==> v3: inputs <==
==> flow/design.v (excerpt) <==
module ex2_1 (
	      input 		 clk, rst, validi,
	      input [31:0] 	 data_in,
	      output logic 	 valido, 
	      output logic [31:0] data_out
	      );
Settings: LEC_CHECK=0, ABC_AREA=1, CAP_MARGIN=15, CORE_MARGIN=2, CORE_UTILIZATION=72, CTS_CLUSTER_DIAMETER=225, HOLD_SLACK_MARGIN=-0.09, PLACE_DENSITY=0.65, SETUP_SLACK_MARGIN=2.18, SLEW_MARGIN=20, TNS_END_PERCENT=5; clock period 7.69 ns.
run.sh (not shown) runs the stock make flow with config.mk's settings and CLKGATE_MAP_FILE=.
==> v10: changes against v3 <==
CAP_MARGIN = 20   (was 15)
CTS_CLUSTER_DIAMETER = 400   (was 225)
CTS_CLUSTER_SIZE = 10   (was not set)
HOLD_SLACK_MARGIN = not set   (was -0.09)
PLACE_DENSITY = 0.39   (was 0.65)
SETUP_SLACK_MARGIN = -0.11   (was 2.18)
TNS_END_PERCENT = not set   (was 5)
==> flow/constraint.sdc (replaced) <==
create_clock -name core_clock -period 6.03 [get_ports {clk}]
set_input_delay 1.2060 -clock core_clock [delete_from_list [all_inputs] [get_ports {clk}]]
set_output_delay 1.2060 -clock core_clock [all_outputs]
set_load 0.01 [all_outputs]
==> v18: changes against v3 <==
CORE_UTILIZATION = 71   (was 72)
PLACE_DENSITY = not set   (was 0.65)
SETUP_SLACK_MARGIN = not set   (was 2.18)
TNS_END_PERCENT = not set   (was 5)
==> results.py <==
# Generated from Yosys and OpenROAD reports
metrics = {
    "global_route": {
        "use_met2": 0.754,
    },
    "final_timing": {
        "setup_slack_ns": -1.27,
        "setup_violations": 44,
        "slew_viol_final": 0,
    },
    "detailed_routing": {
        "top_layer_used": "met5",
        "wl_met3_um": 38400,
    },
    "critical_path": {
        "start_kind": "register",
    },
    "finish": {
        "design_area_um2": 71600,
        "areaGrowthSynthToFinish_pct": 19.5,
        "n_all_buffers": 871,
        "seq_share": 0.0575,
    },
    "floorplanning": {
        "die_h_um": 295,
    },
    "status": {
        "status": "failed layout checks",
        "violations": "setup timing",
    },
    "placed_design": {
        "place_hpwl_um": 166000,
        "post-place-ws_ns": -1.50,
    },
}
the above is filed under v18

==> results.py <==
# Generated from Yosys and OpenROAD reports
metrics = {
    "finish": {
        "logic_area_um2": 48700,
        "areaGrowthSynthToFinish_pct": 16.3,
        "n_all_buffers": 785,
    },
    "clocking": {
        "clk_pin_slew_ns": 0.08,
        "cts.repair.resized": 302,
    },
    "final_timing": {
        "setup_slack_ns": -1.18,
        "setup_violations": 36,
    },
    "status": {
        "status": "failed layout checks",
        "violations": "setup timing",
    },
    "placed_design": {
        "post-place-ws_ns": -1.52,
        "place_hpwl_um": 161000,
    },
    "global_route": {
        "use_met2": 0.742,
    },
    "detailed_routing": {
        "top_layer_used": "met5",
        "wl_met3_um": 34000,
    },
    "floorplanning": {
        "die_h_um": 293,
    },
    "critical_path": {
        "end_kind": "register",
        "start_kind": "register",
    },
}
the above is filed under v3

==> results.py <==
# Auto-generated metrics
metrics = {
    "status": {
        "status": "stopped before the end",
        "haltStage": "global routing (5_1_grt)",
        "error": "[ERROR GRT-0232] Routing congestion too high. Check the congestion heatmap in the GUI.",
    },
    "synth": {
        "ys.flop_type": "dfrtp_1",
        "synth-edff-count": 0,
        "netlist_instances": 7874,
        "xor_share": 0.0311,
        "synth_area_leader_cell": "fa_1",
        "logic_family": "adder cells",
        "syn_nets": 9607,
        "ys_sh_aoi": 0.0698,
    },
    "placed_design": {
        "post-place-ws_ns": -2.94,
        "place_hpwl_um": 174000,
    },
    "floorplanning": {
        "fp_util": 0.729,
        "die_h_um": 293,
        "dieArea_um2": 85600,
    },
    "clocking": {
        "cts.path.max_buffers": 2,
        "cts.sinks": 165,
    },
    "global_route": {
        "grt-ovfl-total": 214,
        "met1_usage": 0.818,
        "use_met2": 0.954,
        "track_usage": 0.824,
    },
}
the above is filed under v10


* * *

==> 09-13: inputs <==
ex2_1 again, from the RTL that the note above started with.
clock: 2.85 ns
lec_check: 0
cap_margin: 20
core_margin: 2
core_utilization: 72
cts_cluster_diameter: 119
cts_cluster_size: 94
setup_slack_margin: 0.81
slew_margin: 20
==> inputs of 09-06, as changes to 09-13 <==
CAP_MARGIN = 15   (was 20)
CORE_UTILIZATION = 71   (was 72)
CTS_CLUSTER_DIAMETER = not set   (was 119)
CTS_CLUSTER_SIZE = not set   (was 94)
HOLD_SLACK_MARGIN = -0.09   (was not set)
SETUP_SLACK_MARGIN = not set   (was 0.81)
==> flow/constraint.sdc (replaced) <==
create_clock -name core_clock -period 8.13 [get_ports {clk}]
set_input_delay 1.6260 -clock core_clock [delete_from_list [all_inputs] [get_ports {clk}]]
set_output_delay 1.6260 -clock core_clock [all_outputs]
set_load 0.01 [all_outputs]
==> inputs of 12-15, as changes to 09-13 <==
CORE_UTILIZATION = 40   (was 72)
CTS_CLUSTER_DIAMETER = not set   (was 119)
CTS_CLUSTER_SIZE = not set   (was 94)
SETUP_SLACK_MARGIN = not set   (was 0.81)
==> flow/constraint.sdc (replaced) <==
create_clock -name core_clock -period 10.0 [get_ports {clk}]
set_input_delay 2.0000 -clock core_clock [delete_from_list [all_inputs] [get_ports {clk}]]
set_output_delay 2.0000 -clock core_clock [all_outputs]
set_load 0.01 [all_outputs]
==> inputs of 05-11, as changes to 09-13 <==
CTS_CLUSTER_DIAMETER = 353   (was 119)
CTS_CLUSTER_SIZE = 79   (was 94)
MAX_ROUTING_LAYER = met4   (was not set)
SETUP_SLACK_MARGIN = not set   (was 0.81)
TNS_END_PERCENT = 5   (was not set)
==> flow/constraint.sdc (replaced) <==
create_clock -name core_clock -period 8.94 [get_ports {clk}]
set_input_delay 1.7880 -clock core_clock [delete_from_list [all_inputs] [get_ports {clk}]]
set_output_delay 1.7880 -clock core_clock [all_outputs]
set_load 0.01 [all_outputs]
==> results.json <==
{
  "so_faults": "negative setup slack",
  "worst_slack_ns": -0.301,
  "grt_overflow": 0,
  "run_status": "failed layout checks",
  "setup_viol": 13
}
-- figures above: 05-11

==> results.json <==
{
  "run_status": "stopped before the end",
  "haltStage": "global routing",
  "ios": 68,
  "first-error": "[ERROR GRT-0232] Routing congestion too high. Check the congestion heatmap in the GUI."
}
-- figures above: 09-13

==> results.json <==
{
  "setup_viol": 31,
  "run_status": "failed layout checks",
  "worst_slack_ns": -1.17,
  "warnings": 40,
  "grt_overflow": 0,
  "ys_async_sr_fraction": 0.988,
  "worst_pin_slew_ns": 1.34,
  "diodes": 4,
  "so_faults": "negative setup slack"
}
-- figures above: 09-06

==> results.json <==
{
  "run_status": "finished clean",
  "holdPathEnd": "state[1]$_DFF_PP0_",
  "relSlewSlack": 0.233,
  "postCtsResizedCells": 14,
  "grt_overflow": 0,
  "setup_viol": 0,
  "hold_buffers": 0,
  "fp_util": 0.403,
  "worst_slack_ns": 0.352
}
-- figures above: 12-15


* * *

==> inputs of run P <==
ex2_1 again, from the RTL that the note above started with.
clock: 7.69 ns
lec_check: 0
abc_area: 1
cap_margin: 15
core_margin: 2
core_utilization: 72
cts_cluster_diameter: 225
hold_slack_margin: -0.09
place_density: 0.65
slew_margin: 20
==> run H (differences from run P) <==
- ABC_AREA: 1 -> 0
- CORE_UTILIZATION: 72 -> 71
- PLACE_DENSITY: 0.65 -> not set
==> flow/constraint.sdc (replaced) <==
create_clock -name core_clock -period 8.23 [get_ports {clk}]
set_input_delay 1.6460 -clock core_clock [delete_from_list [all_inputs] [get_ports {clk}]]
set_output_delay 1.6460 -clock core_clock [all_outputs]
set_load 0.01 [all_outputs]
==> run G (differences from run P) <==
- CAP_MARGIN: 15 -> 20
- CTS_CLUSTER_DIAMETER: 225 -> 119
- CTS_CLUSTER_SIZE: not set -> 94
- HOLD_SLACK_MARGIN: -0.09 -> not set
- PLACE_DENSITY: 0.65 -> not set
- SETUP_SLACK_MARGIN: not set -> 0.81
- SLEW_MARGIN: 20 -> 40
==> flow/constraint.sdc (replaced) <==
create_clock -name core_clock -period 2.85 [get_ports {clk}]
set_input_delay 0.5700 -clock core_clock [delete_from_list [all_inputs] [get_ports {clk}]]
set_output_delay 0.5700 -clock core_clock [all_outputs]
set_load 0.01 [all_outputs]
==> results <==
item                                                                           run G                     run H                     run P
Class of the most critical hold timing path                                        -    flip-flop to flip-flop    flip-flop to flip-flop
Worst Max-Slew Pin Slew                                                            -                  1.014 ns                  1.249 ns
Critical Path Sink                                                                 -                    a1[31]                    valido
Most used standard cell by instance count after synthesis   sky130_fd_sc_hd__nand2_1    sky130_fd_sc_hd__inv_1  sky130_fd_sc_hd__nand2_1
Slowest stage cell on the critical path                                            -     sky130_fd_sc_hd__fa_1  sky130_fd_sc_hd__dfrtp_1
Worst clock skew on the final layout                                               -                0.01232 ns                0.03361 ns
Total area of sequential cells                                                     -              0.004121 mm²              0.004120 mm²
Area of the core region                                                  0.08224 mm²               0.08395 mm²               0.08224 mm²
Worst path arrival time                                                            -                   9.56 ns                   9.33 ns
Startpoint of the tightest hold check path                                         -               data_out[1]                   next[1]
Die outline area                                                         0.08561 mm²               0.08737 mm²               0.08561 mm²
Status                                                     aborted with a tool error  finished with violations  finished with violations
Failing step                                                                 5_1_grt                         -                         -
Violated checks                                                                    -      negative setup slack      negative setup slack
Share of the final layout cell area in multi-input gates                           -                    72.35%                    69.51%
Count of cells along the worst hold path                                           -                         1                         2

* * *

==> branch pepper <==
==> flow/design.v <==
module ex2_1 (
	      input 		 clk, rst, validi,
	      input [31:0] 	 data_in,
	      output logic 	 valido, 
	      output logic [31:0] data_out
	      );
   enum 			 {S0, S1, S2} state, next;
   logic [31:0]  		 a1, a2, a3;
   logic [31:0]			 counter;
   always_ff @(posedge clk or posedge rst) begin
      if (rst) begin
	 data_out <= 32'b0;
	 valido <= 1'b0;
	 state = S0;
	 counter = 0;
	 a1 = 0;
	 a2 = 0;
	 a3 = 0;
      end
      else begin
	 case (state)
	   S0: begin
	      if (validi) 
		  	begin
		  		a1 = data_in;
		  		a2 += data_in;
		  		a3 *= data_in;
		  		data_out <= a2;
		 		if(counter > 2 && (counter % 3 == 0)) 
					begin
	 	 				valido <= 1'b1;
		 			end
		 		next = S1;
		 		counter += 1;
		  	end
		  else 
		  	begin
		 		next = S0;
		 		counter = 0;
				valido <= 1'b0;
	      	end
	   end
	   S1: begin
	      if (validi) 
		  	begin
		 		a1 *= data_in;
		 		a2 = data_in;
		 		a3 += data_in;
		 		data_out <= a3;
		 		if(counter > 2 && (counter % 3 == 1)) 
					begin
	 	 				valido <= 1'b1;
		 			end
		 		next = S2;
		 		counter += 1;
			end	      
		  else 
		  	begin
				next = S0;
				counter = 0;
				valido <= 1'b0;
		  	end
	   end
	   S2: begin
	      if (validi) 
		  	begin
		 		a1 += data_in;
		 		a2 *= data_in;
		 		a3 = data_in;
		 		data_out <= a1;
		 		if(counter % 3 == 2) 
					begin
		 				valido <= 1'b1;
		  			end
	      		next = S0;
		  		counter += 1;
			end
		  else 
		  	begin
				next = S0;
		 		counter = 0;
				valido <= 1'b0;
			end
	   end
	 endcase
	 state = next;
      end
   end
endmodule
==> flow/run.sh <==
#!/bin/bash
# the make line also repeats each setting of config.mk as NAME=value (left out here)
make -C /OpenROAD-flow-scripts/flow DESIGN_CONFIG=/design/flow/config.mk WORK_HOME=/design/flow/orfs CLKGATE_MAP_FILE= finish
==> flow/config.mk <==
export PLATFORM = sky130hd
export DESIGN_NAME = ex2_1
export DESIGN_NICKNAME = ex2_1
export VERILOG_FILES = /design/flow/design.v
export SDC_FILE = /design/flow/constraint.sdc
export NUM_CORES = 4
export LEC_CHECK = 0
export CAP_MARGIN = 20
export CORE_MARGIN = 2
export CORE_UTILIZATION = 72
export CTS_CLUSTER_DIAMETER = 353
export CTS_CLUSTER_SIZE = 21
export MAX_ROUTING_LAYER = met4
export SLEW_MARGIN = 20
export TNS_END_PERCENT = 5
==> flow/constraint.sdc <==
create_clock -name core_clock -period 8.94 [get_ports {clk}]
set_input_delay 1.7880 -clock core_clock [delete_from_list [all_inputs] [get_ports {clk}]]
set_output_delay 1.7880 -clock core_clock [all_outputs]
set_load 0.01 [all_outputs]
==> branch sierra: changes against branch pepper <==
==> flow/config.mk (replaced) <==
export PLATFORM = sky130hd
export DESIGN_NAME = ex2_1
export DESIGN_NICKNAME = ex2_1
export VERILOG_FILES = /design/flow/design.v
export SDC_FILE = /design/flow/constraint.sdc
export NUM_CORES = 4
export LEC_CHECK = 0
export CAP_MARGIN = 20
export CORE_MARGIN = 2
export CORE_UTILIZATION = 40
export SLEW_MARGIN = 20
==> flow/constraint.sdc (replaced) <==
create_clock -name core_clock -period 9.8 [get_ports {clk}]
set_input_delay 1.9600 -clock core_clock [delete_from_list [all_inputs] [get_ports {clk}]]
set_output_delay 1.9600 -clock core_clock [all_outputs]
set_load 0.01 [all_outputs]
==> branch zinc: changes against branch pepper <==
==> flow/config.mk (replaced) <==
export PLATFORM = sky130hd
export DESIGN_NAME = ex2_1
export DESIGN_NICKNAME = ex2_1
export VERILOG_FILES = /design/flow/design.v
export SDC_FILE = /design/flow/constraint.sdc
export NUM_CORES = 4
export LEC_CHECK = 0
export CAP_MARGIN = 20
export CORE_MARGIN = 2
export CORE_UTILIZATION = 66
export SLEW_MARGIN = 20
==> flow/constraint.sdc (replaced) <==
create_clock -name core_clock -period 13.6 [get_ports {clk}]
set_input_delay 2.7200 -clock core_clock [delete_from_list [all_inputs] [get_ports {clk}]]
set_output_delay 2.7200 -clock core_clock [all_outputs]
set_load 0.01 [all_outputs]
==> comparison <==
Branch sierra completed with no timing, DRC or antenna violations. Branch pepper completed, yet does not pass: setup timing. Branch zinc completed with no timing, DRC or antenna violations. Sequential cell count is the same in branch zinc and branch sierra. In branch sierra the non-clock buffer count is higher than in branch zinc, by 252. Against branch sierra, the worst hold slack of branch zinc is worse by 0.0059 ns. Against branch zinc, the setup slack of branch sierra is worse by 1.4 ns. In synthesized area, branch pepper and branch sierra do not differ. In synthesized cell count, branch pepper and branch zinc do not differ. Between branch zinc and branch pepper, the lower register-to-register slack is in branch pepper (gap 3.1 ns).
